--- flow/design.v ---
module pit_counter(
    input             clk,
    input             rst_n,
    input             clock,
    input             gate,
    output reg        out,
    input       [7:0] data_in,
    input             set_control_mode,
    input             latch_count,
    input             latch_status,
    input             write,
    input             read,
    output      [7:0] data_out
);
reg [2:0] mode;
always @(posedge clk) begin
    if(rst_n == 1'b0)         mode <= 3'd2;
    else if(set_control_mode) mode <= data_in[3:1];
end
reg bcd;
always @(posedge clk) begin
    if(rst_n == 1'b0)         bcd <= 1'd0;
    else if(set_control_mode) bcd <= data_in[0];
end
reg [1:0] rw_mode;
always @(posedge clk) begin
    if(rst_n == 1'b0)         rw_mode <= 2'd1;
    else if(set_control_mode) rw_mode <= data_in[5:4];
end
reg [7:0] counter_l;
always @(posedge clk) begin
    if(rst_n == 1'b0)                               counter_l <= 8'd0;
    else if(set_control_mode)                       counter_l <= 8'd0;
    else if(write && rw_mode == 2'd3 && ~msb_write) counter_l <= data_in;
    else if(write && rw_mode == 2'd1)               counter_l <= data_in;
end
reg [7:0] counter_m;
always @(posedge clk) begin
    if(rst_n == 1'b0)                               counter_m <= 8'd0;
    else if(set_control_mode)                       counter_m <= 8'd0;
    else if(write && rw_mode == 2'd3 && msb_write)  counter_m <= data_in;
    else if(write && rw_mode == 2'd2)               counter_m <= data_in;
end
reg [7:0] output_l;
always @(posedge clk) begin
    if(rst_n == 1'b0)                       output_l <= 8'd0;
    else if(latch_count && ~output_latched) output_l <= counter[7:0];
    else if(~output_latched)                output_l <= counter[7:0];
end
reg [7:0] output_m;
always @(posedge clk) begin
    if(rst_n == 1'b0)                       output_m <= 8'd0;
    else if(latch_count && ~output_latched) output_m <= counter[15:8];
    else if(~output_latched)                output_m <= counter[15:8];
end
reg output_latched;
always @(posedge clk) begin
    if(rst_n == 1'b0)                               output_latched <= 1'b0;
    else if(set_control_mode)                       output_latched <= 1'b0;
    else if(latch_count)                            output_latched <= 1'b1;
    else if(read && (rw_mode != 2'd3 || msb_read))  output_latched <= 1'b0;
end
reg null_counter;
always @(posedge clk) begin
    if(rst_n == 1'b0)                                null_counter <= 1'b0;
    else if(set_control_mode)                        null_counter <= 1'b1;
    else if(write && (rw_mode != 2'd3 || msb_write)) null_counter <= 1'b1;
    else if(load)                                    null_counter <= 1'b0;
end
reg msb_write;
always @(posedge clk) begin
    if(rst_n == 1'b0)                       msb_write <= 1'b0;
    else if(set_control_mode)               msb_write <= 1'b0;
    else if(write_pulse && rw_mode == 2'd3) msb_write <= ~msb_write;
end
reg msb_read;
always @(posedge clk) begin
    if(rst_n == 1'b0)                      msb_read <= 1'b0;
    else if(set_control_mode)              msb_read <= 1'b0;
    else if(read_pulse && rw_mode == 2'd3) msb_read <= ~msb_read;
end
reg [7:0] status;
always @(posedge clk) begin
    if(rst_n == 1'b0)                        status <= 8'd0;
    else if(latch_status && ~status_latched) status <= { out, null_counter, rw_mode, mode, bcd };
end
reg status_latched;
always @(posedge clk) begin
    if(rst_n == 1'b0)           status_latched <= 1'b0;
    else if(set_control_mode)   status_latched <= 1'b0;
    else if(latch_status)       status_latched <= 1'b1;
    else if(read)               status_latched <= 1'b0;
end
assign data_out =
    (status_latched)               ? status   :
    (rw_mode == 2'd3 && ~msb_read) ? output_l :
    (rw_mode == 2'd3 &&  msb_read) ? output_m :
    (rw_mode == 2'd1)              ? output_l :
                                     output_m;
reg two_byte_write;
always @(posedge clk) begin
    if(rst_n == 1'b0)                 two_byte_write <= 1'b0;
    else if(write && rw_mode == 2'd3) two_byte_write <= 1'b1;
    else if(set_control_mode || load) two_byte_write <= 1'b0;
end
reg set_control_mode_last;
always @(posedge clk) set_control_mode_last <= set_control_mode;
reg set_control_mode_pulse;
always @(posedge clk) set_control_mode_pulse <= set_control_mode_last & ~set_control_mode;
reg write_last;
always @(posedge clk) write_last <= write;
reg write_pulse;
always @(posedge clk) write_pulse <= write_last & ~write;
reg read_last;
always @(posedge clk) read_last <= read;
reg read_pulse;
always @(posedge clk) read_pulse <= read_last & ~read;
reg clock_last;
always @(posedge clk) clock_last <= clock;
reg clock_pulse;
always @(posedge clk) clock_pulse <= clock_last & ~clock;
reg gate_last;
always @(posedge clk) gate_last <= gate;
reg gate_sampled;
always @(posedge clk) begin
    if(rst_n == 1'b0)             gate_sampled <= 1'b0;
    else if(~clock_last && clock) gate_sampled <= gate;
end
reg trigger;
always @(posedge clk) begin
    if(rst_n == 1'b0)             trigger <= 1'b0;
    else if(~gate_last && gate)   trigger <= 1'b1;
    else if(~clock_last && clock) trigger <= 1'b0;
end
reg trigger_sampled;
always @(posedge clk) begin
    if(rst_n == 1'b0)            trigger_sampled <= 1'b0;
    else if(~clock_last & clock) trigger_sampled <= trigger;
end
always @(posedge clk) begin
    if(rst_n == 1'b0)                                                 out <= 1'b1;
    else if(set_control_mode_pulse && mode      == 3'd0)              out <= 1'b0;
    else if(set_control_mode_pulse && mode      == 3'd1)              out <= 1'b1;
    else if(set_control_mode_pulse && mode[1:0] == 2'd2)              out <= 1'b1;
    else if(set_control_mode_pulse && mode[1:0] == 2'd3)              out <= 1'b1;
    else if(set_control_mode_pulse && mode      == 3'd4)              out <= 1'b1;
    else if(set_control_mode_pulse && mode      == 3'd5)              out <= 1'b1;
    else if(mode      == 3'd0 && (load || two_byte_write))            out <= 1'b0;
    else if(mode      == 3'd0 && counter == 16'd1 && enable)          out <= 1'b1;
    else if(mode      == 3'd1 && load)                                out <= 1'b0;
    else if(mode      == 3'd1 && counter == 16'd1 && enable)          out <= 1'b1;
    else if(mode[1:0] == 2'd2 && ~gate)                               out <= 1'b1;
    else if(mode[1:0] == 2'd2 && load)                                out <= 1'b1;
    else if(mode[1:0] == 2'd2 && counter == 16'd2 && enable)          out <= 1'b0;
    else if(mode[1:0] == 2'd3 && ~gate)                               out <= 1'b1;
    else if(mode[1:0] == 2'd3 && load && loaded && ~trigger_sampled)  out <= ~out;
    else if(mode      == 3'd4 && counter == 16'd1 && enable)          out <= 1'b0;
    else if(mode      == 3'd4 && counter == 16'd0 && enable)          out <= 1'b1;
    else if(mode      == 3'd5 && counter == 16'd1 && enable)          out <= 1'b0;
    else if(mode      == 3'd5 && counter == 16'd0 && enable)          out <= 1'b1;
end
reg written;
always @(posedge clk) begin
    if(rst_n == 1'b0)                                    written <= 1'b0;
    else if(set_control_mode)                            written <= 1'b0;
    else if(write_pulse && rw_mode != 2'd3)              written <= 1'b1;
    else if(write_pulse && rw_mode == 2'd3 && msb_write) written <= 1'b1;
    else if(load)                                        written <= 1'b0;
end
reg control_set;
always @(posedge clk) begin
    if(rst_n == 1'b0)         control_set <= 1'b0;
    else if(set_control_mode) control_set <= 1'b1;
    else if(load)             control_set <= 1'b0;
end
reg loaded;
always @(posedge clk) begin
    if(rst_n == 1'b0)         loaded <= 1'b0;
    else if(set_control_mode) loaded <= 1'b0;
    else if(load)             loaded <= 1'b1;
end
wire load = 
    (mode      == 3'd0 &&   written) ||                  
    clock_pulse && (
    (mode      == 3'd1 &&   trigger_sampled) ||
    (mode[1:0] == 2'd2 && ((written && control_set) || trigger_sampled || (loaded && gate_sampled && counter == 16'd1))) ||
    (mode[1:0] == 2'd3 && ((written && control_set) || trigger_sampled || (loaded && gate_sampled && counter == ((counter_l[0] & out) ? 16'd0 : 16'd2)))) ||
    (mode      == 3'd4 &&   written) ||
    (mode      == 3'd5 && ((written && control_set) || loaded) && trigger_sampled)
);
wire enable = ~load && loaded && clock_pulse && (
    (mode      == 3'd0 && gate_sampled && ~two_byte_write) ||
    (mode      == 3'd1) ||
    (mode[1:0] == 2'd2 && gate_sampled) ||
    (mode[1:0] == 2'd3 && gate_sampled) ||
    (mode      == 3'd4 && gate_sampled) ||
    (mode      == 3'd5)
);
wire [15:0] counter_minus_1 =
    (bcd && !counter[15:0]) ? 16'h9999 :
    (bcd && !counter[11:0]) ? { counter[15:12] - 1'd1, 12'h999 } :
    (bcd && !counter[7:0])  ? { counter[15:8]  - 1'd1,   8'h99 } :
    (bcd && !counter[3:0])  ? { counter[15:4]  - 1'd1,    4'h9 } :
                                counter - 1'd1;
reg [15:0] counter;
always @(posedge clk) begin
    if(rst_n == 1'b0) counter <= 16'd0;
    else if(load)     counter <= {counter_m, counter_l[7:1], counter_l[0] & (mode[1:0] != 2'd3)};
    else if(enable)   counter <= counter_minus_1 - (mode[1:0] == 2'd3);
end
endmodule
module pit(
	input               clk,
	input               rst_n,
	output              irq,
	input       [2:0]   io_address,
	input               io_read,
	output reg  [7:0]   io_readdata,
	input               io_write,
	input       [7:0]   io_writedata,
	output              speaker_out,
	input      [27:0]   clock_rate
);
reg [27:0] clk_rate;
always @(posedge clk) clk_rate <= clock_rate;
reg ce_system_counter;
reg [27:0] sum;
always @(posedge clk) begin : system_counter
	reg [27:0] sum_next;
	sum_next = sum + 28'd2386362;  
	ce_system_counter <= 1'b0;
	if(rst_n == 1'b0) sum <= 28'd0;
	else if(sum_next >= clk_rate) begin
		sum <= sum_next - clk_rate;
		ce_system_counter <= 1'b1;
	end
	else sum <= sum_next;
end
reg system_clock;
always @(posedge clk) begin
    if(rst_n == 1'b0)           system_clock <= 1'b0;
    else if(ce_system_counter)  system_clock <= ~system_clock;
end
always @(posedge clk) if(io_read) io_readdata <=
    (io_read && io_address == 0) ? counter_0_readdata :
    (io_read && io_address == 1) ? counter_1_readdata :
    (io_read && io_address == 2) ? counter_2_readdata :
    (io_read && io_address[2])   ? { 2'b0, spk_out, counter_1_toggle, 2'b0, speaker_enable, speaker_gate } :
                                     8'd0;  
reg [5:0] counter_1_cnt;
always @(posedge clk) begin
    if(rst_n == 1'b0)                                       counter_1_cnt <= 6'd0;
    else if(ce_system_counter && counter_1_cnt == 6'd35)    counter_1_cnt <= 6'd0;
    else if(ce_system_counter)                              counter_1_cnt <= counter_1_cnt + 6'd1;
end
reg counter_1_toggle;
always @(posedge clk) begin
    if(rst_n == 1'b0)                                       counter_1_toggle <= 1'b0;
    else if(ce_system_counter && counter_1_cnt == 6'd35)    counter_1_toggle <= ~(counter_1_toggle);
end
reg speaker_gate;
always @(posedge clk) begin
    if(rst_n == 1'b0)                  speaker_gate <= 1'b0;
    else if(io_write && io_address[2]) speaker_gate <= io_writedata[0];
end
reg speaker_enable;
always @(posedge clk) begin
    if(rst_n == 1'b0)                  speaker_enable <= 1'b0;
    else if(io_write && io_address[2]) speaker_enable <= io_writedata[1];
end
assign speaker_out = spk_out & speaker_enable;
wire [7:0] counter_0_readdata;
wire [7:0] counter_1_readdata;
wire [7:0] counter_2_readdata;
pit_counter pit_counter_0(
    .clk                (clk),
    .rst_n              (rst_n),
    .clock              (system_clock),      
    .gate               (1'b1),              
    .out                (irq),               
    .data_in            (io_writedata),                                                                                                                                       
    .set_control_mode   (io_write && io_address == 3 && io_writedata[7:6] == 2'b00 && io_writedata[5:4] != 2'b00),                                                            
    .latch_count        (io_write && io_address == 3 && ((io_writedata[7:6] == 2'b00 && io_writedata[5:4] == 2'b00) || (io_writedata[7:5] == 3'b110 && io_writedata[1]))),    
    .latch_status       (io_write && io_address == 3 && io_writedata[7:6] == 2'b11 && io_writedata[4] == 1'b0 && io_writedata[1]),                                            
    .write              (io_write && io_address == 0),                                                                                                                        
    .read               (io_read  && io_address == 0),                                                                                                                        
    .data_out           (counter_0_readdata)     
);
pit_counter pit_counter_1(
    .clk                (clk),
    .rst_n              (rst_n),
    .clock              (system_clock),      
    .gate               (1'b1),              
    /*verilator lint_off PINNOCONNECT*/
    .out                (),                  
    /*verilator lint_on PINNOCONNECT*/
    .data_in            (io_writedata),                                                                                                                                       
    .set_control_mode   (io_write && io_address == 3 && io_writedata[7:6] == 2'b01 && io_writedata[5:4] != 2'b00),                                                            
    .latch_count        (io_write && io_address == 3 && ((io_writedata[7:6] == 2'b01 && io_writedata[5:4] == 2'b00) || (io_writedata[7:5] == 3'b110 && io_writedata[2]))),    
    .latch_status       (io_write && io_address == 3 && io_writedata[7:6] == 2'b11 && io_writedata[4] == 1'b0 && io_writedata[2]),                                            
    .write              (io_write && io_address == 1),                                                                                                                        
    .read               (io_read  && io_address == 1),                                                                                                                        
    .data_out           (counter_1_readdata)     
);
wire spk_out;
pit_counter pit_counter_2(
    .clk                (clk),
    .rst_n              (rst_n),
    .clock              (system_clock),      
    .gate               (speaker_gate),      
    .out                (spk_out),           
    .data_in            (io_writedata),                                                                                                                                       
    .set_control_mode   (io_write && io_address == 3 && io_writedata[7:6] == 2'b10 && io_writedata[5:4] != 2'b00),                                                            
    .latch_count        (io_write && io_address == 3 && ((io_writedata[7:6] == 2'b10 && io_writedata[5:4] == 2'b00) || (io_writedata[7:5] == 3'b110 && io_writedata[3]))),    
    .latch_status       (io_write && io_address == 3 && io_writedata[7:6] == 2'b11 && io_writedata[4] == 1'b0 && io_writedata[3]),                                            
    .write              (io_write && io_address == 2),                                                                                                                        
    .read               (io_read  && io_address == 2),                                                                                                                        
    .data_out           (counter_2_readdata)     
);
endmodule
--- flow/run.sh ---
#!/bin/bash
# the make line also repeats each setting of config.mk as NAME=value (left out here)
make -C /OpenROAD-flow-scripts/flow DESIGN_CONFIG=/design/flow/config.mk WORK_HOME=/design/flow/orfs CLKGATE_MAP_FILE= finish
--- flow/config.mk ---
export PLATFORM = sky130hd
export DESIGN_NAME = pit
export DESIGN_NICKNAME = pit
export VERILOG_FILES = /design/flow/design.v
export SDC_FILE = /design/flow/constraint.sdc
export NUM_CORES = 4
export LEC_CHECK = 0
export CAP_MARGIN = 20
export CELL_PAD_IN_SITES_DETAIL_PLACEMENT = 0
export CELL_PAD_IN_SITES_GLOBAL_PLACEMENT = 3
export CORE_MARGIN = 2
export CORE_UTILIZATION = 58
export GPL_ROUTABILITY_DRIVEN = 0
export MIN_ROUTING_LAYER = met2
export SETUP_SLACK_MARGIN = 0.14
export SLEW_MARGIN = 20
--- flow/constraint.sdc ---
create_clock -name core_clock -period 3.56 [get_ports {clk}]
set_input_delay 0.7120 -clock core_clock [delete_from_list [all_inputs] [get_ports {clk}]]
set_output_delay 0.7120 -clock core_clock [all_outputs]
set_load 0.01 [all_outputs]
==> run summary, run 1 <==
Figures from the flow reports.

Status:
- The flow did not finish.
- The stage where the run came to a stop is global placement without I/O (3_1_place_gp_skip_io).
- The first error in the log reads "[ERROR GPL-0301] Utilization 129.444 % exceeds 100%".

Logic synthesis:
- Yosys reports that the most numerous cell types are sky130_fd_sc_hd__dfxtp_1 (308), sky130_fd_sc_hd__nor2_1 (261), sky130_fd_sc_hd__nand2_1 (224), sky130_fd_sc_hd__a21oi_1 (157), sky130_fd_sc_hd__mux2i_1 (144).
- The run puts the synthesized netlist cell count at around 2,200.
- The run gives the total of warnings raised by yosys as 2.
- The synth_stat.txt file lists the number of cells as 2,162.
- The commonest register cell is sky130_fd_sc_hd__dfxtp_1.
- The run puts the number of nets at floorplan at 2,264.
- Each instance of the synthesized netlist takes up on average around 8.1 sq um.
- The run gives the xor/xnor cell area share of the yosys netlist as 4.57%.
- The portion of synthesized area spent on multiplexers is 8.65%.
- The run gives the netlist area before placement as 0.0174 sq mm.
- The run gives the share of synthesized registers carrying an async set or reset as 0%.
- The run gives the prevailing logic family in the synthesized netlist as simple AND/OR/NAND/NOR gates.
- The run puts the AND-OR/OR-AND share of the synthesized area at 18.2%.
- The synthesized design contains 316 register bits.
- The run gives the cell taking the most area after synthesis as sky130_fd_sc_hd__dfxtp_1.
- The gate-level netlist out of Yosys references 85 unique cell types.
- The run gives the top cell type's share of synthesized area as 35.4%.
- The run gives the number of synthesized flops with an enable pin as 8.
- Per the synthesis report, the adder-cell share of the synthesized area is 4.28%.
- The run puts the sequential area share after synthesis at a little under two fifths.
- The run gives the area fraction in and, or, nand and nor cells as ~23%.
- The run gives the yosys stat chip area as about 0.017 sq mm.
- For this run the top cell type by instance count after synthesis was sky130_fd_sc_hd__dfxtp_1.
- In the post-synthesis netlist, the biggest area contributors are sky130_fd_sc_hd__dfxtp_1 (35%), sky130_fd_sc_hd__mux2i_1 (8.3%), sky130_fd_sc_hd__nor2_1 (5.6%), sky130_fd_sc_hd__nand2_1 (4.8%), sky130_fd_sc_hd__a21oi_1 (4.5%).

Floorplan:
- The floorplan step records an initial core utilization of 58.8%.
- The run puts the number of rows created at floorplan at 63.
- The floorplan step set the die height to approximately 180 um.
- The run gives the width of the die as 177 um.
- The run puts the placeable core region at 0.0296 sq mm.
- The chip occupies 0.0315 sq mm.
==> run 2: changes to the inputs <==
ABC_AREA = 1   (was unset)
CELL_PAD_IN_SITES_DETAIL_PLACEMENT = unset   (was 0)
CELL_PAD_IN_SITES_GLOBAL_PLACEMENT = unset   (was 3)
CORE_UTILIZATION = 72   (was 58)
CTS_CLUSTER_DIAMETER = 36   (was unset)
CTS_CLUSTER_SIZE = 14   (was unset)
GPL_ROUTABILITY_DRIVEN = unset   (was 0)
MIN_ROUTING_LAYER = unset   (was met2)
PLACE_DENSITY_LB_ADDON = 0.1   (was unset)
SETUP_SLACK_MARGIN = 0.96   (was 0.14)
clock period = 3.39 ns   (was 3.56 ns; I/O delays follow)
==> run 2 against run 1 <==
Effect of this change:
- the flow stops in global routing (5_1_grt)
- area after synthesis grew 0.42%
- die size shrank 19%
- synthesized cell count grew 15%
==> run summary, run 2 <==
Figures from the flow reports.

Logic synthesis:
- The run puts the synthesized-area fraction occupied by adder cells at around 4.3%.
- The main area contributors are sky130_fd_sc_hd__dfxtp_1 (35%), sky130_fd_sc_hd__nand2_1 (11%), sky130_fd_sc_hd__a21oi_1 (6.9%), sky130_fd_sc_hd__inv_1 (6.4%), sky130_fd_sc_hd__o21ai_0 (5.5%).
- Of all cell types, the one taking the most synthesized area is sky130_fd_sc_hd__dfxtp_1.
- The run gives the area fraction in and, or, nand and nor cells as 28.1%.
- Once synthesis finished, the tally of register bits stood at 316.
- The run puts the number of nets at floorplan at 2,596.
- The run puts the multiplexer share of the synthesized area at less than 1%.
- Sorting the synthesized cells by how often they occur yields sky130_fd_sc_hd__nand2_1 (505), sky130_fd_sc_hd__dfxtp_1 (308), sky130_fd_sc_hd__inv_1 (300), sky130_fd_sc_hd__a21oi_1 (240), sky130_fd_sc_hd__nor2_1 (231).
- The run puts the number of standard cells reported by yosys at approximately 2,500.
- The run puts the number of distinct library cells after synthesis at 65.
- The post-synth count of flops with an enable pin is 8.
- The run gives the most used flip-flop cell as sky130_fd_sc_hd__dfxtp_1.
- The synthesized netlist has a Yosys-reported chip area of 0.0175 sq mm.
- The run puts the post-synthesis average cell area at 7.02 sq um.
- For this run, the register share of the synthesized area comes to between 30% and 40%.
- Yosys instantiated no cell more often than sky130_fd_sc_hd__nand2_1.
- The run gives the total of warnings raised by yosys as 2.
- The cell count after synthesis came out at 2,494.
- For reference, XOR and XNOR gates occupy 4.40% of the area reported after synthesis.
- The run puts the top cell type's share of synthesized area at 35.2%.
- Grouping non-sequential cells by family puts the most area in simple AND/OR/NAND/NOR gates.
- Per the synth stats, the proportion of register bits with asynchronous set or reset is 0%.
- The run gives the AND-OR/OR-AND share of the synthesized area as around 18%.
- The mapped netlist covers approximately 0.018 sq mm.

Floorplan:
- Measured along the x axis, the die boundary spans 160 um.
- The run gives the chip footprint as 0.0256 sq mm.
- The run gives the number of rows created at floorplan as 57.
- The run puts the placeable core region at ~0.024 sq mm.
- The run puts the initial core utilization at around 73%.
- The run gives the number of top-level pins as 53.
- The run puts the overall die height at 160 um.

Clock tree:
- The run gives the number of buffers inserted by hold repair at cts as 0.
- The run puts the total clock buffers created by CTS at 49.
- The H-tree generated during clock tree synthesis spans 2 levels.
- Clock tree synthesis selected as its root buffer the cell sky130_fd_sc_hd__clkbuf_16.
- The CTS log lists the clock sinks for this run as 316.
- The run gives the number of buffers on the longest clock path as 3.

Status:
- The flow did not finish.
- The first error in the log reads "[ERROR GRT-0232] Routing congestion too high. Check the congestion heatmap in the GUI".
- The run gives the stage where the flow stopped as global routing (5_1_grt).

Place:
- The run puts the tally of buffers added on design ports at about 52.
- At the end of routability-driven placement, the weighted congestion stood at 0.947.
- After legalization and detailed placement, the total HPWL measured 36,800 um.

Global route:
- Recorded from the global router log, the overflow total was between 300 and 400.
- The run puts the global routing usage summed across all routing layers at a little under nine tenths.
## run 2: layer usage
layer  track usage (%)  overflow
met1              84.5         7
met2               101       184
met3              72.9        22
met4              92.6       148
met5              32.2         0
## run 2: timing repair
item                                    in CTS
setup buffers                               47
endpoints found under the setup margin     101
resized                                    140
gates cloned                                 6
pin swaps                                   42
## run 2: through the flow
stage               instance area, sq um  cells  hold slack (ns)  worst slack, ns  power, mW
global placement                   18600   2858            0.387          -0.0845       7.69
floorplan                          17600   2494            0.364            0.169       6.59
CTS                                21200   3001            0.403          -0.0547       13.2
detailed placement                 18600   2858            0.400           -0.202       7.75
==> run 3: changes to the inputs <==
ABC_AREA = unset   (was 1)
CELL_PAD_IN_SITES_DETAIL_PLACEMENT = 2   (was unset)
CORE_ASPECT_RATIO = 0.91   (was unset)
CORE_UTILIZATION = 62   (was 72)
CTS_CLUSTER_DIAMETER = unset   (was 36)
PLACE_DENSITY_LB_ADDON = 0.23   (was 0.1)
SETUP_SLACK_MARGIN = 0.04   (was 0.96)
SLEW_MARGIN = 30   (was 20)
clock period = 7.46 ns   (was 3.39 ns; I/O delays follow)
==> run 3 against run 2 <==
Effect of this change:
- area after synthesis down 0.42%
- die size up 15%
- the flow stops in detailed placement (3_5_place_dp)
- synthesized cell count down 13%
==> run summary, run 3 <==
Figures from the flow reports.

Logic synthesis:
- The run gives the most used flip-flop cell as sky130_fd_sc_hd__dfxtp_1.
- The run puts the xor/xnor cell area share of the yosys netlist at 4.57%.
- In the Yosys stats the netlist draws on 85 distinct library cells.
- The run gives the cell taking the most area after synthesis as sky130_fd_sc_hd__dfxtp_1.
- The run puts the number of nets at floorplan at around 2,300.
- The run gives the share of synthesized registers carrying an async set or reset as 0%.
- The run gives the prevailing logic family in the synthesized netlist as simple AND/OR/NAND/NOR gates.
- The most frequently used library cell after synthesis is sky130_fd_sc_hd__dfxtp_1.
- The main area contributors are sky130_fd_sc_hd__dfxtp_1 (35%), sky130_fd_sc_hd__mux2i_1 (8.3%), sky130_fd_sc_hd__nor2_1 (5.6%), sky130_fd_sc_hd__nand2_1 (4.8%), sky130_fd_sc_hd__a21oi_1 (4.5%).
- The run puts the yosys stat chip area at 0.0174 sq mm.
- The run gives the synthesized-area fraction occupied by adder cells as 4.28%.
- During synthesis, Yosys emitted a total of 2 warnings.
- The run puts the number of standard cells reported by yosys at approximately 2,200.
- Synthesis handed over a netlist of about 2,200 instances.
- Sorting the synthesized cells by how often they occur yields sky130_fd_sc_hd__dfxtp_1 (308), sky130_fd_sc_hd__nor2_1 (261), sky130_fd_sc_hd__nand2_1 (224), sky130_fd_sc_hd__a21oi_1 (157), sky130_fd_sc_hd__mux2i_1 (144).
- The run gives the sequential area share after synthesis as 36.7%.
- Per the synthesis report, the simple-gate share of the synthesized area is between 20% and 30%.
- The run gives the number of synthesized register bits as 316.
- The run puts the post-synthesis average cell area at 8.07 sq um.
- The share of synthesized area in the top cell type comes to roughly 35%.
- The run gives the multiplexer share of the synthesized area as 8.65%.
- The run gives the netlist area before placement as 0.0174 sq mm.
- The run gives the AND-OR/OR-AND share of the synthesized area as 18.2%.
- The synthesized design contains 8 enable-type register cells.

Place:
- The run gives the routability-driven placement congestion ratio as 0.917.
- The run gives the tally of buffers added on design ports as 52.

Status:
- The flow did not finish.
- The tool reported: "[ERROR DPL-0033] detailed placement checks failed during check placement".
- The run gives the stage where the flow stopped as detailed placement (3_5_place_dp).

Floorplan:
- The run puts the chip footprint at 0.0295 sq mm.
- The run gives the number of rows created at floorplan as 58.
- The run puts the overall die height at between 150 and 200 um.
- The run gives the initial core utilization as 63.1%.
- The run gives the width of the die as 180 um.
- Per the OpenROAD floorplan log, the area of the core is 0.0276 sq mm.
- 53 I/O pins were placed.
==> run 4: changes to the inputs <==
CAP_MARGIN = 35   (was 20)
CELL_PAD_IN_SITES_DETAIL_PLACEMENT = 0   (was 2)
CELL_PAD_IN_SITES_GLOBAL_PLACEMENT = 3   (was unset)
CORE_ASPECT_RATIO = unset   (was 0.91)
CORE_UTILIZATION = 49   (was 62)
CTS_CLUSTER_SIZE = 54   (was 14)
GPL_ROUTABILITY_DRIVEN = 1   (was unset)
MAX_ROUTING_LAYER = met4   (was unset)
MIN_ROUTING_LAYER = met2   (was unset)
PLACE_DENSITY_LB_ADDON = unset   (was 0.23)
SETUP_SLACK_MARGIN = unset   (was 0.04)
SLEW_MARGIN = 10   (was 30)
TNS_END_PERCENT = 15   (was unset)
clock period = 3.99 ns   (was 7.46 ns; I/O delays follow)
==> run 4 against run 3 <==
Effect of this change:
- the flow stops in global placement without I/O (3_1_place_gp_skip_io)
- area after synthesis did not move
- synthesized cell count did not move
- die size rose by 26%
==> run summary, run 4 <==
Figures from the flow reports.

Logic synthesis:
- Yosys printed 2 warnings.
- By count the netlist is led by sky130_fd_sc_hd__dfxtp_1 (308), sky130_fd_sc_hd__nor2_1 (261), sky130_fd_sc_hd__nand2_1 (224), sky130_fd_sc_hd__a21oi_1 (157), sky130_fd_sc_hd__mux2i_1 (144).
- The run puts the number of synthesized flops with an enable pin at 8.
- The run puts the area fraction in and, or, nand and nor cells at 23.0%.
- Sorting the synthesized cells by area gives the leading types as sky130_fd_sc_hd__dfxtp_1 (35%), sky130_fd_sc_hd__mux2i_1 (8.3%), sky130_fd_sc_hd__nor2_1 (5.6%), sky130_fd_sc_hd__nand2_1 (4.8%), sky130_fd_sc_hd__a21oi_1 (4.5%).
- For this design, Yosys synthesis ends with a cell count of 2,162.
- The run puts the number of distinct library cells after synthesis at between 80 and 90.
- The run puts the sequential area share after synthesis at 36.7%.
- The most common cell in the synthesized netlist is sky130_fd_sc_hd__dfxtp_1.
- The synthesized netlist devotes roughly 4.3% of its cell area to adder and majority cells.
- The run gives the most used flip-flop cell as sky130_fd_sc_hd__dfxtp_1.
- Per the synthesis report, the dominant area consumer among library cells is sky130_fd_sc_hd__dfxtp_1.
- The run gives the post-synthesis average cell area as 8.07 sq um.
- Summed over its instances, the top area cell type makes up roughly 35% of the synthesized netlist area.
- Of the total synthesized cell area, the portion taken by XOR and XNOR cells is 4.57%.
- After synthesis the netlist holds a flip-flop and latch count of 316.
- The run puts the share of synthesized registers carrying an async set or reset at 0%.
- After synthesis the cells add up to 0.0174 sq mm.
- The run gives the synthesized netlist cell count as approximately 2,200.
- At floorplan, the net count of the design was reported as 2,264.
- The run gives the prevailing logic family in the synthesized netlist as simple AND/OR/NAND/NOR gates.
- The run puts the multiplexer share of the synthesized area at under 10%.
- The run puts the AND-OR/OR-AND share of the synthesized area at 18.2%.
- The run gives the yosys stat chip area as 0.0174 sq mm.

Status:
- The flow did not finish.
- The tool reported: "[ERROR GPL-0301] Utilization 108.285 % exceeds 100%".
- The run gives the stage where the flow stopped as global placement without I/O (3_1_place_gp_skip_io).

Floorplan:
- In this run the vertical extent of the chip is a little under 200 um.
- The run gives the chip footprint as 0.0371 sq mm.
- The run gives the placeable core region as 0.0353 sq mm.
- Per the OpenROAD floorplan log, the width of the die is 193 um.
- The run gives the initial core utilization as slightly below 50%.
- The run puts the number of rows created at floorplan at slightly below 70.
==> run 5: changes to the inputs <==
CAP_MARGIN = 20   (was 35)
CELL_PAD_IN_SITES_DETAIL_PLACEMENT = unset   (was 0)
CELL_PAD_IN_SITES_GLOBAL_PLACEMENT = unset   (was 3)
CORE_UTILIZATION = 66   (was 49)
CTS_CLUSTER_SIZE = unset   (was 54)
GPL_ROUTABILITY_DRIVEN = unset   (was 1)
MAX_ROUTING_LAYER = unset   (was met4)
MIN_ROUTING_LAYER = unset   (was met2)
SETUP_SLACK_MARGIN = -0.46   (was unset)
SLEW_MARGIN = 20   (was 10)
TNS_END_PERCENT = unset   (was 15)
clock period = 6.36 ns   (was 3.99 ns; I/O delays follow)
==> run 5 against run 4 <==
Effect of this change:
- the run now finishes clean
- area after synthesis is the same
- synthesized cell count unchanged
- die size fell by 25%
==> run summary, run 5 <==
Notes from the flow run.

Status:
- The flow ran to the end and the layout has no timing, DRC or antenna violations.

Power:
- The script extracted a total leakage power of 7.86 nW.
- The run puts the switching part of the total at 32.1%.
- The run puts the part of the total power dissipated in combinational logic at 27.5%.
- The run puts the register share of total power at between 30% and 40%.
- Ranked by power, first place goes to sequential cells.
- The run gives the cell-internal power as 3.94 mW.
- The run gives the combinational power as 1.60 mW.
- The run gives the power attributed to the clock group as 2.01 mW.
- In this run, the clock network consumes about a third of the power.
- The run gives the sequential power as 2.20 mW.
- The run puts the power per cell area at approximately 300 mW/mm^2.
- VDD sags by at most 0.000333 V.
- The run puts the post-route total power at between 5 and 6 mW.
- The run gives the net switching component of the power as ~1.9 mW.

STA:
- Derived from the worst setup path, the maximum achievable clock frequency is 202 MHz.
- The run gives the worst slew margin relative to its limit as 28.6%.
- The run puts the count of endpoints failing hold in the final timing report at 0.
- The run puts the count of final setup violators at 0.
- Setup slack on the critical path of the routed design comes to 1.40 ns.
- Setup repair after global routing left no endpoint under its margin.
- For the final routed database, the setup TNS stands at 0 ns.
- The run puts the final period demand of the worst path at 4.96 ns.
- The run puts the part of the cycle the worst path needs at 77.9%.
- The run gives the total count of max-transition violations in the final report as 0.
- The clock arrives with 0.0159 ns of skew.
- The run puts the transition time at the pin with the least slew margin at 1.07 ns.

Global route:
- The via count of the first global-routing pass came to 14,500.
- The run puts the global routing usage summed across all routing layers at 32.2%.
- The number of antenna violations at the first check in global routing was 0.
- The run puts the first-pass GRT wire length at 74,100 um.
- Entering global routing, the biggest net connects 76 pins.
- The total overflow left after global routing is 0.

Run:
- The run puts the tool warning count at 38.
- The run gives the number of max-cap violations as 0.

Worst hold path:
- Note that the worst hold path type here is reg -> reg.
- The run puts the cell depth of the worst min-delay path at 0.
- The worst hold path terminates at pit_counter_2.clock_last$_DFF_P_.
- The startpoint identified for the worst hold timing path is system_clock$_SDFFE_PN0P_.

Floorplan:
- The run puts the width of the die at 167 um.
- The run puts the placeable core region at 0.0260 sq mm.
- The run puts the overall die height at 167 um.
- The run gives the initial core utilization as approximately 67%.
- The run puts the number of rows created at floorplan at slightly below 60.
- The run puts the number of top-level pins at between 50 and 60.
- The run puts the chip footprint at 0.0277 sq mm.

Logic synthesis:
- The run gives the sequential area share after synthesis as 36.7%.
- For this run, the number of Yosys warnings is 2.
- The run puts the number of nets at floorplan at around 2,300.
- After synthesis the netlist holds a flip-flop and latch count of 316.
- The run puts the number of distinct library cells after synthesis at 85.
- Post-synth the commonest register cell is sky130_fd_sc_hd__dfxtp_1.
- The run gives the area fraction in and, or, nand and nor cells as 23.0%.
- After Yosys synthesis, full adders, half adders and majority gates account for around 4.3% of the synthesized area.
- The most frequently used library cell after synthesis is sky130_fd_sc_hd__dfxtp_1.
- The run gives the share of synthesized registers carrying an async set or reset as 0%.
- The run puts the number of standard cells reported by yosys at 2,162.
- Of the post-synthesis cell area, the part taken by muxes is a little under 9%.
- The run puts the AND-OR/OR-AND share of the synthesized area at 18.2%.
- Counting instances in the post-synthesis netlist gives the leading cell types as sky130_fd_sc_hd__dfxtp_1 (308), sky130_fd_sc_hd__nor2_1 (261), sky130_fd_sc_hd__nand2_1 (224), sky130_fd_sc_hd__a21oi_1 (157), sky130_fd_sc_hd__mux2i_1 (144).
- Yosys attributes the largest share of cell area to sky130_fd_sc_hd__dfxtp_1 (35%), sky130_fd_sc_hd__mux2i_1 (8.3%), sky130_fd_sc_hd__nor2_1 (5.6%), sky130_fd_sc_hd__nand2_1 (4.8%), sky130_fd_sc_hd__a21oi_1 (4.5%).
- After synthesis, the largest area contributor takes up between 30% and 40% of total cell area.
- The run gives the post-synthesis average cell area as 8.07 sq um.
- The run gives the netlist area before placement as between 0.015 and 0.02 sq mm.
- After synthesis, the chip area reported by Yosys is approximately 0.017 sq mm.
- Looking at area per cell type in the netlist, the leader is sky130_fd_sc_hd__dfxtp_1.
- The run gives the synthesized netlist cell count as 2,162.
- The run gives the number of synthesized flops with an enable pin as 8.
- The run gives the xor/xnor cell area share of the yosys netlist as 4.57%.
- For reference, the top logic cell family by area is simple AND/OR/NAND/NOR gates.

Cells and area:
- In this run the layout overhead on the synthesized area is reported as 10.1%.
- The run puts the number of nets in the layout at roughly 2,200.
- The run gives the core utilization of the finished layout as 73.9%.

Setup path:
- The capture point of the worst register-to-register path is recorded as sum[24]$_SDFF_PN0_.
- Measured in cells, the most critical reg-to-reg path has a length of 17.
- The slowest stage of the critical path belongs to the cell sky130_fd_sc_hd__a2111oi_1.
- The run gives the register-to-register path setup slack as around 1.4 ns.
- Looking at the setup timing report, the critical path kind is reg -> reg.
- The run gives the sort of element at the end of the critical path as a flip-flop.
- Along the critical path, the tally of buffer and inverter instances is 2.
- The run gives the start of the worst register-to-register path as sum[1]$_SDFF_PN0_.
- The run puts the data arrival time of the critical path at about 5.4 ns.
- The run puts the worst stage delay on the critical path at between 0.7 and 0.8 ns.
- In this design, the largest share of critical-path delay is due to AND-OR/OR-AND gates.
- The run gives the capture point of the critical path as sum[24]$_SDFF_PN0_.
- The critical path goes through a2111oi_1 > o21ai_0 > a31o_2 > a21o_1 > a21oi_1 > nor2_1 > xor2_1 > ha_1 > nand2_1 > nor4_1 > a21oi_1 > nand3b_1 > a21oi_2 > buf_4 > inv_1 > nor2_1 > a22o_1.
- For reference, the critical path is launched at sum[1]$_SDFF_PN0_.
- The run gives the type of origin of the critical path as a flip-flop.
- The run gives the critical path depth in cells as 17.
- The run puts the required time at the worst-slack endpoint at 6.75 ns.
- The run gives the largest fanout of any net on the critical path as 36.

Drt:
- The run puts the via count at 15,700.
- The run gives the post-detailed-route wirelength per cell as between 15 and 20 um.
- Once detail routing completed, the nets flagged for antenna violations numbered 0.
- The run puts the first-pass detailed-route iteration total at 7.
- For this run, design rule violations remaining after detail routing come to 0.
- The detailed router reported a total wirelength of around 46,000 um.
- In the routed layout, each cell is associated on average with a via count of 6.28.
- The run gives the violation tally from detailed-route iteration zero as 1,680.
- For this run, the script counts the antenna cells in the layout as 0.

Place:
- The run puts the post-DP HPWL at 31,400 um.
- At the end of routability-driven placement, the weighted congestion stood at 0.909.
- The run gives the worst setup slack before clock tree synthesis as roughly 1.4 ns.
- The run gives the tally of buffers added on design ports as ~52.

Clock tree:
- The run gives the total clock buffers created by CTS as 34.
- In this run, post-CTS hold repair placed 0 buffers.
- The run gives the total number of clock tree sinks as 316.
- Post-CTS repair ended up resizing 0 cells.
- For reference, the clock transition at the flip-flops on the worst setup and hold paths is 0.06 ns.
- Per the CTS log, the root buffer master is sky130_fd_sc_hd__clkbuf_16.
- The run gives the deepest level of the CTS H-tree as 2.
- TritonCTS built the clock tree.
- The run puts the post-CTS setup buffer count at 0.
- Looking at the clock tree report, the maximum root-to-sink buffer count equals 3.
- The run puts the clock latency on the worst-skew pair at 0.51 ns.
run 5: area by class of cell:
type | instances | area [sq um]
clock buffer | 49 | 1020
clock inverter | 12 | 128
fill | 2026 | 6790
inverter | 84 | 318
multi-input combinational | 1639 | 10300
sequential | 316 | 6410
tap | 335 | 419
timing repair buffer | 69 | 648
run 5: layer usage:
| metal | routed length, um | vias to the layer above | track usage, % |
|---|---|---|---|
| met3 | 3480 | 100 | 4.63 |
| met2 | 20800 | 644 | 51.5 |
| met5 | 0 | - | 0 |
| met4 | 1200 | 0 | 10.2 |
| li1 | - | 7607 | - |
| met1 | 20400 | 7364 | 45.1 |
run 5: through the flow:
stage | instances | area, sq um | hold WS (ns)
final | 2504 | 19200 | 0.420
after floorplan | 2162 | 17400 | 0.384
after detailed placement | 2443 | 18000 | 0.408
after global placement | 2443 | 18000 | 0.393
after global routing | 2504 | 19200 | 0.428
after CTS | 2504 | 19200 | 0.423
==> run 6: changes to the inputs <==
CORE_ASPECT_RATIO = 1.43   (was unset)
CORE_MARGIN = 3   (was 2)
CORE_UTILIZATION = 72   (was 66)
CTS_CLUSTER_DIAMETER = 376   (was unset)
GPL_ROUTABILITY_DRIVEN = 0   (was unset)
MIN_ROUTING_LAYER = met1   (was unset)
PLACE_DENSITY_LB_ADDON = 0.05   (was unset)
SETUP_SLACK_MARGIN = -0.28   (was -0.46)
clock period = 3.04 ns   (was 6.36 ns; I/O delays follow)
==> run 6 against run 5 <==
Effect of this change:
- the layout now fails its checks (setup timing)
- power increased by 150%
- synthesized cell count unchanged
- critical endpoint is now sum[25]$_SDFF_PN0_
- via count increased by 16%
- combinational power increased to 3.7 times the previous value
- first-iteration DRC count increased by 30%
- final cell count increased by 6.3%
- clock skew decreased by 0.0053 ns
- die size decreased by 5.7%
- wire length increased by 29%
==> run summary, run 6 <==
Notes from the flow run.

Floorplan:
- Measured along the x axis, the die boundary spans between 100 and 150 um.
- The floorplan step defined a die boundary enclosing approximately 0.026 sq mm.
- The run gives the initial core utilization as around three quarters.
- The run gives the number of top-level pins as approximately 53.
- The run puts the overall die height at ~190 um.
- The run gives the placeable core region as 0.0236 sq mm.
- The run gives the number of rows created at floorplan as 67.

Logic synthesis:
- The commonest register cell is sky130_fd_sc_hd__dfxtp_1.
- The run gives the prevailing logic family in the synthesized netlist as simple AND/OR/NAND/NOR gates.
- The run puts the xor/xnor cell area share of the yosys netlist at 4.57%.
- The run gives the AND-OR/OR-AND share of the synthesized area as a little under a fifth.
- Per the synthesis report, the number of distinct cell types is 85.
- The run puts the number of nets at floorplan at 2,264.
- The run gives the multiplexer share of the synthesized area as 8.65%.
- After synthesis, the cell types taking the most area are sky130_fd_sc_hd__dfxtp_1 (35%), sky130_fd_sc_hd__mux2i_1 (8.3%), sky130_fd_sc_hd__nor2_1 (5.6%), sky130_fd_sc_hd__nand2_1 (4.8%), sky130_fd_sc_hd__a21oi_1 (4.5%).
- The run gives the synthesized-area fraction occupied by adder cells as 4.28%.
- The run puts the number of synthesized register bits at around 320.
- The average instance in the mapped netlist occupies 8.07 sq um.
- Sorting the Yosys area breakdown by cell type puts at the top sky130_fd_sc_hd__dfxtp_1.
- The run puts the sequential area share after synthesis at between 30% and 40%.
- The run gives the synthesized netlist cell count as 2,162.
- The run puts the share of synthesized registers carrying an async set or reset at 0%.
- The run puts the number of standard cells reported by yosys at 2,162.
- The run gives the yosys stat chip area as ~0.017 sq mm.
- The most frequently used library cell after synthesis is sky130_fd_sc_hd__dfxtp_1.
- The top cell type by area accounts for a little over a third of the synthesized area.
- The run puts the total of warnings raised by yosys at 2.
- By count the netlist is led by sky130_fd_sc_hd__dfxtp_1 (308), sky130_fd_sc_hd__nor2_1 (261), sky130_fd_sc_hd__nand2_1 (224), sky130_fd_sc_hd__a21oi_1 (157), sky130_fd_sc_hd__mux2i_1 (144).
- The run puts the netlist area before placement at approximately 0.017 sq mm.
- The run puts the area fraction in and, or, nand and nor cells at 23.0%.
- Yosys mapped a number of flops with a built-in enable equal to 8.

Global route:
- The run gives the overflow left after global routing as 0.
- For this run, the total global-route usage over all layers was measured as 41.6%.
- The run puts the first-pass GRT wire length at 88,100 um.
- The run puts the number of antenna violations at the first check in global routing at 4.
- Entering global routing, the biggest net connects 108 pins.
- The via count of the first global-routing pass came to 17,800.

STA:
- Setup violations remaining at the end of the flow were counted as 31.
- The run gives the part of the cycle the worst path needs as 135%.
- The run puts the setup clock skew after layout at 0.0106 ns.
- The run puts the final worst slack at -1.08 ns.
- Setup repair after global routing could not meet its margin everywhere.
- The run gives the total count of max-transition violations in the final report as 0.
- The run gives the worst slew margin relative to its limit as 28.6%.
- The run puts the transition time at the pin with the least slew margin at between 1 and 1.5 ns.
- The run gives the final period demand of the worst path as 4.12 ns.
- Hold-check failures listed in the final report amount to 0.
- The run gives the achievable clock frequency as roughly 240 MHz.

Drt:
- The run puts the total wirelength of the detailed-routed design at 59,400 um.
- The first detailed-routing pass took 11 iterations.
- The run gives the via count as 18,200.
- Detailed-route iteration 0 reported a violation count of 2,180.
- The run gives the remaining number of nets flagged by the antenna check after routing as 0.
- In the final routed layout, each cell accounts on average for 22.3 um.
- After detailed routing, the number of vias per cell comes to 6.84.
- The run puts the total DRC errors in the routed layout at 0.
- The routed design ends up with an antenna cell count of 0.

Clock tree:
- The run gives the number of buffers on the longest clock path as 3.
- The run gives the total number of clock tree sinks as 316.
- The run gives the total clock buffers created by CTS as 30.
- The run puts the clock edge transition at the registers on the reported setup and hold paths at 0.07 ns.
- The run puts the deepest level of the CTS H-tree at 1.
- The tree is rooted in a sky130_fd_sc_hd__clkbuf_16.
- Per the skew report, the later register of the worst-skew pair sees a clock latency of 0.58 ns.
- TritonCTS built the clock tree.

Power:
- The run gives the power share of the clock group as 26.0%.
- Dividing total power by cell area gives a power density of around 690 mW/mm^2.
- The run puts the largest vdd supply drop at 0.000820 V.
- Summed over all cells, the static leakage comes to 8.82 nW.
- The run gives the net switching component of the power as 5.48 mW.
- The run puts the combinational power at 5.99 mW.
- Summed over all sequential cells, the power is 4.61 mW.
- The run gives the post-route total power as 14.3 mW.
- Per the breakdown, switching nets consume 38.2% of all power.
- The run puts the register share of total power at 32.2%.
- The group that draws the most power in this run is combinational cells.
- The run gives the cell-internal power as just under 9 mW.
- The run puts the power attributed to the clock group at 3.73 mW.
- Combinational logic is responsible for a little over two fifths of the overall power.

Place:
- The run puts the post-DP HPWL at 36,500 um.
- Per the post-place timing report, worst setup slack is -0.730 ns.
- The run gives the placed cell count as ~2,600.
- The run gives the tally of buffers added on design ports as around 52.
- After detailed placement, the total cell area comes to between 0.015 and 0.02 sq mm.

Cells and area:
- The finished cells cover 0.0209 sq mm.
- The run puts the count of filler cells inserted in the layout at 1,152.
- The run gives the layout overhead on the synthesized area as 19.8%.
- The post-route utilization of the core is recorded as 88.4%.
- The run gives the storage element area as 0.00641 sq mm.
- Summing all multi-input logic gate instances after layout gives roughly 0.011 sq mm.
- The run puts the number of nets in the layout at 2,431.
- The final report lists a non-filler cell total of around 2,700.

Status:
- The run finished, with violations left.
- Failing layout checks were recorded as setup timing.

Setup path:
- The run gives the family of cells with the greatest summed delay on the critical path as AND-OR/OR-AND gates.
- The run gives the required time at the worst-slack endpoint as 3.50 ns.
- Per the STA report, the cell with the highest stage delay on the worst path is sky130_fd_sc_hd__xnor2_1.
- The critical path ends at sum[25]$_SDFF_PN0_.
- The run gives the count of buffering cells on the critical path with inverters included as 1.
- The run gives the launching element of the worst setup path as sum[6]$_SDFF_PN0_.
- The critical path goes through inv_1 > o21ai_2 > nor2b_1 > nor2_1 > xnor2_1 > ha_1 > a21oi_1 > nand4b_1 > a21boi_4 > o41ai_2 > a21boi_1 > or3_1 > a32o_1.
- The run gives the register-to-register path setup slack as -1.08 ns.
- Per the timing report, the most critical flop-to-flop path finishes at sum[25]$_SDFF_PN0_.
- The run gives the type of origin of the critical path as a flip-flop.
- The run puts the data arrival time of the critical path at ~4.6 ns.
- The run gives the largest fanout of any net on the critical path as 4.
- The report puts the cell count of the worst reg-to-reg path at 13.
- The run puts the critical path depth in cells at 13.
- The run gives the startpoint-to-endpoint class of the critical path as reg -> reg.
- On the worst path, the slowest cell contributes a delay of ~0.66 ns.
- Per the timing report, the most critical flop-to-flop path originates at sum[6]$_SDFF_PN0_.
- The worst setup path is captured at a flip-flop.

Worst hold path:
- The run gives the endpoint of the worst hold-timing path as pit_counter_2.set_control_mode_pulse$_DFF_P_.
- Counting instances, the worst hold path has a depth of 1.
- The run gives the type of the most critical hold path as reg -> reg.
- The worst hold path begins at pit_counter_2.set_control_mode_last$_DFF_P_.

Run:
- The run gives the number of max-cap violations as 0.
- The run gives the tool warning count as 41.
==> run 6: layer usage <==
| layer | wire (um) | up-vias | track usage (%) |
|---|---|---|---|
| met4 | 5280 | 6 | 31.3 |
| met5 | 69 | - | 0 |
| met1 | 20100 | 8442 | 45.1 |
| met3 | 5910 | 484 | 7.21 |
| met2 | 28100 | 1289 | 71.7 |
| li1 | - | 7981 | - |
==> run 6: what timing repair did <==
item,in CTS,in global routing
hold buffers,0,0
endpoints found under the setup margin,29,32
pin swaps,18,17
setup buffers,10,5
gates resized,37,32
==> run 6: layout make-up <==
type                            count  share of cell area (%)
Clock buffer                       40                    4.11
Clock inverter                     16                   0.563
Inverter                           84                    1.60
Multi-Input combinational cell   1639                    50.8
Sequential cell                   316                    30.7
Tap cell                          310                    1.86
Timing Repair Buffer              258                    10.4
==> run 6: metrics by stage <==
stage	hold WS, ns	TNS [ns]
final	0.424	-25.56
after floorplan	0.384	-8.97
after global routing	0.445	-30.66
after global placement	0.392	-12.11
after detailed placement	0.407	-16.23
after CTS	0.428	-11.69
==> run 7: changes to the inputs <==
CAP_MARGIN = 35   (was 20)
CELL_PAD_IN_SITES_DETAIL_PLACEMENT = 0   (was unset)
CELL_PAD_IN_SITES_GLOBAL_PLACEMENT = 3   (was unset)
CORE_ASPECT_RATIO = unset   (was 1.43)
CORE_MARGIN = 2   (was 3)
CORE_UTILIZATION = 58   (was 72)
CTS_CLUSTER_DIAMETER = unset   (was 376)
MAX_ROUTING_LAYER = met4   (was unset)
MIN_ROUTING_LAYER = met2   (was met1)
PLACE_DENSITY_LB_ADDON = unset   (was 0.05)
SETUP_SLACK_MARGIN = unset   (was -0.28)
TNS_END_PERCENT = 15   (was unset)
clock period = 6.51 ns   (was 3.04 ns; I/O delays follow)
==> run 7 against run 6 <==
Effect of this change:
- the run now fails in global placement without I/O (3_1_place_gp_skip_io)
- synthesized cell count unchanged
- area after synthesis unchanged
- die size up 20%
==> run summary, run 7 <==
Figures from the flow reports.

Logic synthesis:
- The number of nets in the synthesized netlist is 2,264.
- The run gives the most frequent cell after synthesis as sky130_fd_sc_hd__dfxtp_1.
- The run gives the post-synthesis average cell area as 8.07 sq um.
- After synthesis, the share of flip-flops with an asynchronous set or reset is 0%.
- The run puts the sequential area share after synthesis at 36.7%.
- The run puts the synthesized netlist cell count at between 2,000 and 2,500.
- The run puts the area fraction in and, or, nand and nor cells at between 20% and 30%.
- The cell-mix breakdown from Yosys lists the XOR/XNOR area share as 4.57%.
- sky130_fd_sc_hd__dfxtp_1 takes more of the synthesized area than any other cell.
- The run gives the prevailing logic family in the synthesized netlist as simple AND/OR/NAND/NOR gates.
- The run puts the AND-OR/OR-AND share of the synthesized area at 18.2%.
- Counting instances in the post-synthesis netlist gives the leading cell types as sky130_fd_sc_hd__dfxtp_1 (308), sky130_fd_sc_hd__nor2_1 (261), sky130_fd_sc_hd__nand2_1 (224), sky130_fd_sc_hd__a21oi_1 (157), sky130_fd_sc_hd__mux2i_1 (144).
- The run gives the number of distinct library cells after synthesis as 85.
- The run gives the top cell type's share of synthesized area as 35.4%.
- In this run, synthesis inferred 8 flip-flops with an integrated enable.
- After synthesis, the cell types taking the most area are sky130_fd_sc_hd__dfxtp_1 (35%), sky130_fd_sc_hd__mux2i_1 (8.3%), sky130_fd_sc_hd__nor2_1 (5.6%), sky130_fd_sc_hd__nand2_1 (4.8%), sky130_fd_sc_hd__a21oi_1 (4.5%).
- After Yosys synthesis, full adders, half adders and majority gates account for between 4 and 5% of the synthesized area.
- Synthesis inferred 316 register bits.
- Per the Yosys statistics, synthesis produced 2,162 cells.
- The run puts the yosys stat chip area at 0.0174 sq mm.
- The run gives the multiplexer share of the synthesized area as ~8.7%.
- The run gives the total of warnings raised by yosys as 2.
- The run gives the netlist area before placement as 0.0174 sq mm.
- The run gives the most used flip-flop cell as sky130_fd_sc_hd__dfxtp_1.

Floorplan:
- The run gives the chip footprint as 0.0315 sq mm.
- The run puts the initial core utilization at 58.8%.
- The run gives the width of the die as 177 um.
- The run puts the number of rows created at floorplan at 63.
- The run gives the placeable core region as 0.0296 sq mm.
- The vertical die dimension reported for this design is 177 um.

Status:
- The run gives the stage where the flow stopped as global placement without I/O (3_1_place_gp_skip_io).
- The run stopped with a tool error.
- The first error in the log reads "[ERROR GPL-0301] Utilization 129.024 % exceeds 100%".
==> run 8: changes to the inputs <==
CAP_MARGIN = 20   (was 35)
CELL_PAD_IN_SITES_DETAIL_PLACEMENT = unset   (was 0)
CELL_PAD_IN_SITES_GLOBAL_PLACEMENT = unset   (was 3)
CORE_UTILIZATION = 66   (was 58)
GPL_ROUTABILITY_DRIVEN = unset   (was 0)
MAX_ROUTING_LAYER = unset   (was met4)
MIN_ROUTING_LAYER = unset   (was met2)
TNS_END_PERCENT = unset   (was 15)
clock period = 4.99 ns   (was 6.51 ns; I/O delays follow)
==> run 8 against run 7 <==
Effect of this change:
- now clean on timing, DRC and antenna
- synthesized cell count unchanged
- die size decreased by 12%
- area after synthesis unchanged
==> run summary, run 8 <==
Notes from the flow run.

Status:
- The flow ran to the end and the layout has no timing, DRC or antenna violations.

STA:
- The run puts the setup clock skew after layout at about 0.008 ns.
- Timing would allow up to about 210 MHz.
- The worst path needs 4.70 ns of the cycle, external delays included.
- In the final report, the number of pins over their slew limit comes to 0.
- The run gives the worst hold slack as 0.408 ns.
- For the pin with the worst max-slew slack, the measured transition is 1.03 ns.
- The run gives the count of final setup violators as 0.
- Post-route period utilization is reported as 94.2%.
- The run gives the count of endpoints failing hold in the final timing report as 0.
- Setup repair after global routing left no endpoint under its margin.
- The run puts the total negative slack for setup checks at 0 ns.
- The run gives the worst slew margin relative to its limit as 30.8%.

Cells and area:
- The run gives the layout overhead on the synthesized area as 10.7%.
- The net count of the finished layout is about 2,300.
- The run puts the storage element area at 0.00641 sq mm.
- Fill cells in the final layout number approximately 2,000.
- After the flow finishes, the layout carries non-filler instances totaling 2,509.
- Leaving out buffers and inverters, the combinational logic in the layout accounts for 0.0103 sq mm.

Drt:
- The detailed router placed around 16,000 vias in this run.
- In this run the remaining antenna-violating nets after routing total 0.
- The run puts the post-detailed-route wirelength per cell at 18.6 um.
- Wires add up to between 40,000 and 50,000 um.
- The run gives the detail-routed via count per cell as about 6.3.
- The run gives the count of antenna diodes in the layout as 0.
- The run gives the violation tally from detailed-route iteration zero as 1,569.
- Before antenna repair, the detailed router went through 6 iterations.
- The run gives the total DRC errors in the routed layout as 0.

Power:
- Internal power comes to 5.17 mW.
- The run puts the part of the total power dissipated in combinational logic at 27.2%.
- For the combinational group, total power comes out at 2.06 mW.
- The power report lists the clock group at 2.71 mW.
- The run gives the sequential power as 2.79 mW.
- The run puts the register share of total power at a little under two fifths.
- The run puts the post-route total power at 7.56 mW.
- The run gives the power per cell area as between 300 and 400 mW/mm^2.
- The run gives the switching part of the total as 31.6%.
- The run puts the leakage power figure at around 7.9 nW.
- The run puts the largest vdd supply drop at 0.000462 V.
- Looking at the group totals, the largest power group turns out to be sequential cells.
- Per the OpenROAD power report, switching power amounts to 2.39 mW.
- The run gives the power share of the clock group as 35.8%.

Logic synthesis:
- In this run the biggest area consumer among cell types represents 35.4% of the synthesized area.
- For this run the top cell type by instance count after synthesis was sky130_fd_sc_hd__dfxtp_1.
- The run gives the number of distinct library cells after synthesis as 85.
- Post-synthesis, Yosys gives the total cell area as 0.0174 sq mm.
- The run gives the sequential area share after synthesis as 36.7%.
- The run gives the number of standard cells reported by yosys as 2,162.
- The run gives the post-synthesis average cell area as 8.07 sq um.
- The cell-mix breakdown from Yosys lists the XOR/XNOR area share as approximately 4.6%.
- Yosys reports that the most numerous cell types are sky130_fd_sc_hd__dfxtp_1 (308), sky130_fd_sc_hd__nor2_1 (261), sky130_fd_sc_hd__nand2_1 (224), sky130_fd_sc_hd__a21oi_1 (157), sky130_fd_sc_hd__mux2i_1 (144).
- The synthesis report names the predominant flop master as sky130_fd_sc_hd__dfxtp_1.
- Summing the areas of all fa, ha and maj instances in the mapped netlist gives 4.28% of the synthesized area.
- The run gives the number of nets at floorplan as 2,264.
- Yosys reported that registers with async set or reset make up 0%.
- The cell-mix breakdown from Yosys lists the compound-gate area share as between 10% and 20%.
- The run puts the number of synthesized flops with an enable pin at 8.
- Of the total synthesized cell area, the portion taken by AND, OR, NAND and NOR gates is a little under a quarter.
- The run puts the total of warnings raised by yosys at 2.
- The run puts the netlist area before placement at 0.0174 sq mm.
- The run gives the cell taking the most area after synthesis as sky130_fd_sc_hd__dfxtp_1.
- The run gives the number of synthesized register bits as 316.
- The main area contributors are sky130_fd_sc_hd__dfxtp_1 (35%), sky130_fd_sc_hd__mux2i_1 (8.3%), sky130_fd_sc_hd__nor2_1 (5.6%), sky130_fd_sc_hd__nand2_1 (4.8%), sky130_fd_sc_hd__a21oi_1 (4.5%).
- The run gives the multiplexer share of the synthesized area as 8.65%.
- The run gives the synthesized netlist cell count as ~2,200.
- The run gives the prevailing logic family in the synthesized netlist as simple AND/OR/NAND/NOR gates.

Clock tree:
- The timing report gives the clock slew at the launch and capture registers of the worst setup and hold paths as approximately 0.06 ns.
- Per the repair_timing log after CTS, setup buffers inserted total 0.
- The clock tree has to reach 316 sinks.
- The run gives the deepest level of the CTS H-tree as 2.
- The run puts the total clock buffers created by CTS at 35.
- TritonCTS built the clock tree.
- The run gives the number of buffers inserted by hold repair at cts as 0.
- The tree is rooted in a sky130_fd_sc_hd__clkbuf_16.
- The run gives the number of buffers on the longest clock path as 3.
- The skew report gives the latency at the later pin of the worst-skew pair as 0.51 ns.
- Post-CTS repair changed the size of 0 cells.

Setup path:
- The run gives the sort of element at the end of the critical path as a flip-flop.
- The run gives the capture point of the critical path as sum[24]$_SDFF_PN0_.
- Per STA, the startpoint of the critical path is sum[1]$_SDFF_PN0_.
- The run gives the critical path depth in cells as 16.
- The run gives the startpoint-to-endpoint class of the critical path as reg -> reg.
- The data arrival time reported for the critical path is between 5 and 6 ns.
- Traced cell by cell, the critical path runs through a2111oi_1 > o21ai_0 > a31o_2 > a21o_1 > a21oi_1 > nor2_1 > xor2_1 > ha_1 > nand2_1 > nor4_1 > a21oi_1 > nand3b_1 > a21oi_2 > inv_1 > nor2_1 > a22o_1.
- The run gives the family of cells with the greatest summed delay on the critical path as AND-OR/OR-AND gates.
- STA lists the maximum fanout along the critical path as 16.
- The run gives the critical register-to-register path endpoint as sum[24]$_SDFF_PN0_.
- The run gives the register-to-register path setup slack as 0.29 ns.
- The worst setup path is launched from a flip-flop.
- Together, buffers and inverters on the worst path number 1.
- The run gives the worst stage delay on the critical path as 0.74 ns.
- For the worst flop-to-flop path, the logic depth is 16.
- The run gives the cell type of the slowest stage on the worst timing path as sky130_fd_sc_hd__a2111oi_1.
- STA lists the startpoint of the worst register-to-register path as sum[1]$_SDFF_PN0_.
- The OpenROAD report gives the critical path a required time of 5.39 ns.

Worst hold path:
- The run puts the cell depth of the worst min-delay path at 0.
- The run gives the endpoint of the worst hold-timing path as pit_counter_2.clock_last$_DFF_P_.
- The run gives the launch point of the worst hold path as system_clock$_SDFFE_PN0P_.
- According to the hold report, the worst path is of the reg -> reg type.

Place:
- The run gives the routability-driven placement congestion ratio as 0.916.
- The run puts the placed cell count at roughly 2,400.
- Summed over all nets, the half-perimeter wirelength after detailed placement is 31,800 um.
- The run gives the tally of buffers added on design ports as 52.

Global route:
- The run gives the overflow left after global routing as 0.
- The run gives the first-pass GRT wire length as 75,300 um.
- The run gives the via count of the first global-routing pass as 14,700.
- The run gives the number of antenna violations at the first check in global routing as 0.
- The global routing report lists combined usage of all routing layers as 32.7%.
- The run puts the largest net degree at the start of global routing at 65.

Floorplan:
- The run puts the number of rows created at floorplan at 59.
- In this run the standard cell core region covers 0.0260 sq mm.
- The run puts the width of the die at 167 um.
- The run puts the number of top-level pins at 53.
- The run gives the overall die height as between 150 and 200 um.
- The run puts the chip footprint at 0.0277 sq mm.
- The run gives the initial core utilization as approximately 67%.

Run:
- The run gives the tool warning count as 38.
- The run puts the number of max-cap violations at 0.
-- run 8: final cells by class --
cell class,count,area share (%)
Multi-Input combinational cell,1639,53.2
Sequential cell,316,33.2
Tap cell,335,2.17
Clock inverter,14,1.04
Clock buffer,48,5.22
Timing Repair Buffer,73,3.58
Inverter,84,1.65
-- run 8: per-stage QoR --
stage                     worst slack [ns]  util (%)  area, sq um
final                                0.289      74.3        19300
after global routing                0.0815      74.3        19300
after CTS                            0.353      74.3        19300
after detailed placement             0.368      69.6        18100
after global placement               0.577      69.6        18100
after floorplan                       1.11         -        17400
-- run 8: per-layer routing --
| layer | GRT usage (%) | vias to the layer above | share of wire, % |
|---|---|---|---|
| met5 | 0 | - | 0 |
| met4 | 10.3 | 0 | 2.4 |
| met3 | 5.25 | 88 | 7.4 |
| met2 | 52.8 | 611 | 45 |
| met1 | 45.1 | 7446 | 45 |
| li1 | - | 7628 | - |
==> run 9: changes to the inputs <==
CORE_UTILIZATION = 40   (was 66)
clock period = 8.54 ns   (was 4.99 ns; I/O delays follow)
==> run 9 against run 8 <==
Effect of this change:
- clock skew increased by 0.0097 ns
- power decreased by 41%
- via count shrank 2.8%
- clock power decreased by 39%
- worst setup slack gained 3.6 ns
- critical path depth did not move
- die size increased by 63%
- sequential cell count unchanged
- first-iteration DRC count decreased by 25%
- still clean
==> run summary, run 9 <==
Notes from the flow run.

Status:
- The run finished with no timing, DRC or antenna violations.

Power:
- The run gives the sequential power as 1.63 mW.
- The run gives the net switching component of the power as 1.40 mW.
- The power report shows net switching accounting for 31.4% of the total.
- Summed over all cells, the static leakage comes to between 7 and 8 nW.
- In this run the power density over the cells is 226 mW/mm^2.
- Summing internal, switching and leakage power gives 4.46 mW.
- The combinational power reported by the tool is ~1.2 mW.
- The run gives the register share of total power as 36.6%.
- The run gives the power share of the clock group as 37.1%.

Setup path:
- The run gives the register-to-register path setup slack as between 3 and 4 ns.
- Counting buffers and inverters, the worst setup path is 16 cells deep.
- The capture point of the worst register-to-register path is recorded as sum[22]$_SDFF_PN0_.
- In this design, the largest share of critical-path delay is due to AND-OR/OR-AND gates.
- Data on the critical path arrives at its endpoint at 5.07 ns.
- The run puts the number of cells on the worst reg-to-reg path at 16.
- STA classifies the critical path endpoint as a flip-flop.
- The run gives the required time at the worst-slack endpoint as 8.98 ns.
- The critical path is of the reg -> reg type.
- The run gives the largest fanout of any net on the critical path as 16.
- For the worst reg-to-reg path, the startpoint reported by OpenROAD is sum[1]$_SDFF_PN0_.

Floorplan:
- The die is 213 um tall.
- The run gives the chip footprint as 0.0453 sq mm.
- The run gives the placeable core region as 0.0431 sq mm.
- The run gives the number of rows created at floorplan as 76.
- The die is ~210 um wide.

Drt:
- Dividing the detail-routed wire length by the instance count gives around 17 um.
- Nets still carrying antenna violations after routing amount to 0.
- The run puts the via count at 15,300.
- The run puts the total wirelength of the detailed-routed design at 47,300 um.
- The run puts the detail-routed via count per cell at 5.55.
- The run puts the count of antenna diodes in the layout at 0.

Logic synthesis:
- The run puts the multiplexer share of the synthesized area at 8.65%.
- In this run, synthesis produced a sequential element count of around 320.
- The run gives the area fraction in and, or, nand and nor cells as 23.0%.
- The run puts the number of synthesized flops with an enable pin at 8.
- The run puts the post-synthesis average cell area at 8.07 sq um.
- The run puts the xor/xnor cell area share of the yosys netlist at 4.57%.
- For reference, the top logic cell family by area is simple AND/OR/NAND/NOR gates.
- The run gives the share of synthesized registers carrying an async set or reset as 0%.
- The run gives the top cell type's share of synthesized area as 35.4%.
- The run gives the most frequent cell after synthesis as sky130_fd_sc_hd__dfxtp_1.
- The synthesis log from Yosys contains 2 warnings.
- The run puts the netlist area before placement at about 0.017 sq mm.
- Summing the areas of all fa, ha and maj instances in the mapped netlist gives 4.28% of the synthesized area.
- Ranked by instance count, the synthesized netlist is headed by sky130_fd_sc_hd__dfxtp_1 (308), sky130_fd_sc_hd__nor2_1 (261), sky130_fd_sc_hd__nand2_1 (224), sky130_fd_sc_hd__a21oi_1 (157), sky130_fd_sc_hd__mux2i_1 (144).

STA:
- The run gives the total negative slack for setup checks as 0 ns.
- From the final report, the count of setup violators was given as 0.
- The run gives the part of the cycle the worst path needs as 54.2%.
- The run gives the achievable clock frequency as roughly 220 MHz.
- The run gives the total count of max-transition violations in the final report as 0.
- The run gives the final period demand of the worst path as 4.63 ns.
- Setup repair after global routing left no endpoint under its margin.
- The run puts the worst hold slack at 0.404 ns.

Clock tree:
- The run gives the number of buffers inserted by hold repair at cts as 0.
- In this run, CTS created clock tree buffers numbering 38.
- The run gives the number of buffers on the longest clock path as 3.
- The run gives the TritonCTS clock tree as done.
- The run puts the total number of clock tree sinks at 316.
- The registers of the reported paths see a clock transition of 0.06 ns.

Place:
- The run gives the post-DP HPWL as 33,000 um.
- The run puts the routability-driven placement congestion ratio at 0.866.

Global route:
- The run gives the largest net degree at the start of global routing as 70.
- The run gives the global routing usage summed across all routing layers as 20.8%.
- The run puts the first-pass GRT wire length at around 76,000 um.

Run:
- The run puts the tool warning count at 36.

Worst hold path:
- The run gives the launch point of the worst hold path as system_clock$_SDFFE_PN0P_.
- The run gives the endpoint of the worst hold-timing path as pit_counter_2.clock_last$_DFF_P_.
- The run gives the type of the most critical hold path as reg -> reg.

Cells and area:
- The run gives the number of nets in the layout as approximately 2,300.
- The run gives the number of standard cells in the layout, taps in and fillers out as approximately 2,800.
[run 9: layout make-up]
type,instances,area (sq um)
clock buffers,54,1090
repair buffers,74,686
fillers,4228,23400
well taps,585,732
inverters,84,318
flip-flops and latches,316,6410
multi-input cells,1639,10300
clock inverters,14,194
[run 9: through the flow]
stage                     util (%)  setup slack, ns
after global placement        42.7             4.08
final                         45.7             3.91
after floorplan                  -             4.66
after global routing          45.7             3.44
after detailed placement      42.7             3.97
after CTS                     45.7             3.95
[run 9: routing by layer]
metal / share of wire [%] / routed length, um / up-vias / global-route usage, %
li1: - / - / 7632 / -
met5: 0 / 0 / - / 0
met3: 5.7 / 2680 / 64 / 3.91
met4: 2.0 / 957 / 0 / 5.91
met2: 44 / 20900 / 382 / 33.2
met1: 48 / 22700 / 7260 / 28.6
Power and IR drop assume default switching activity.
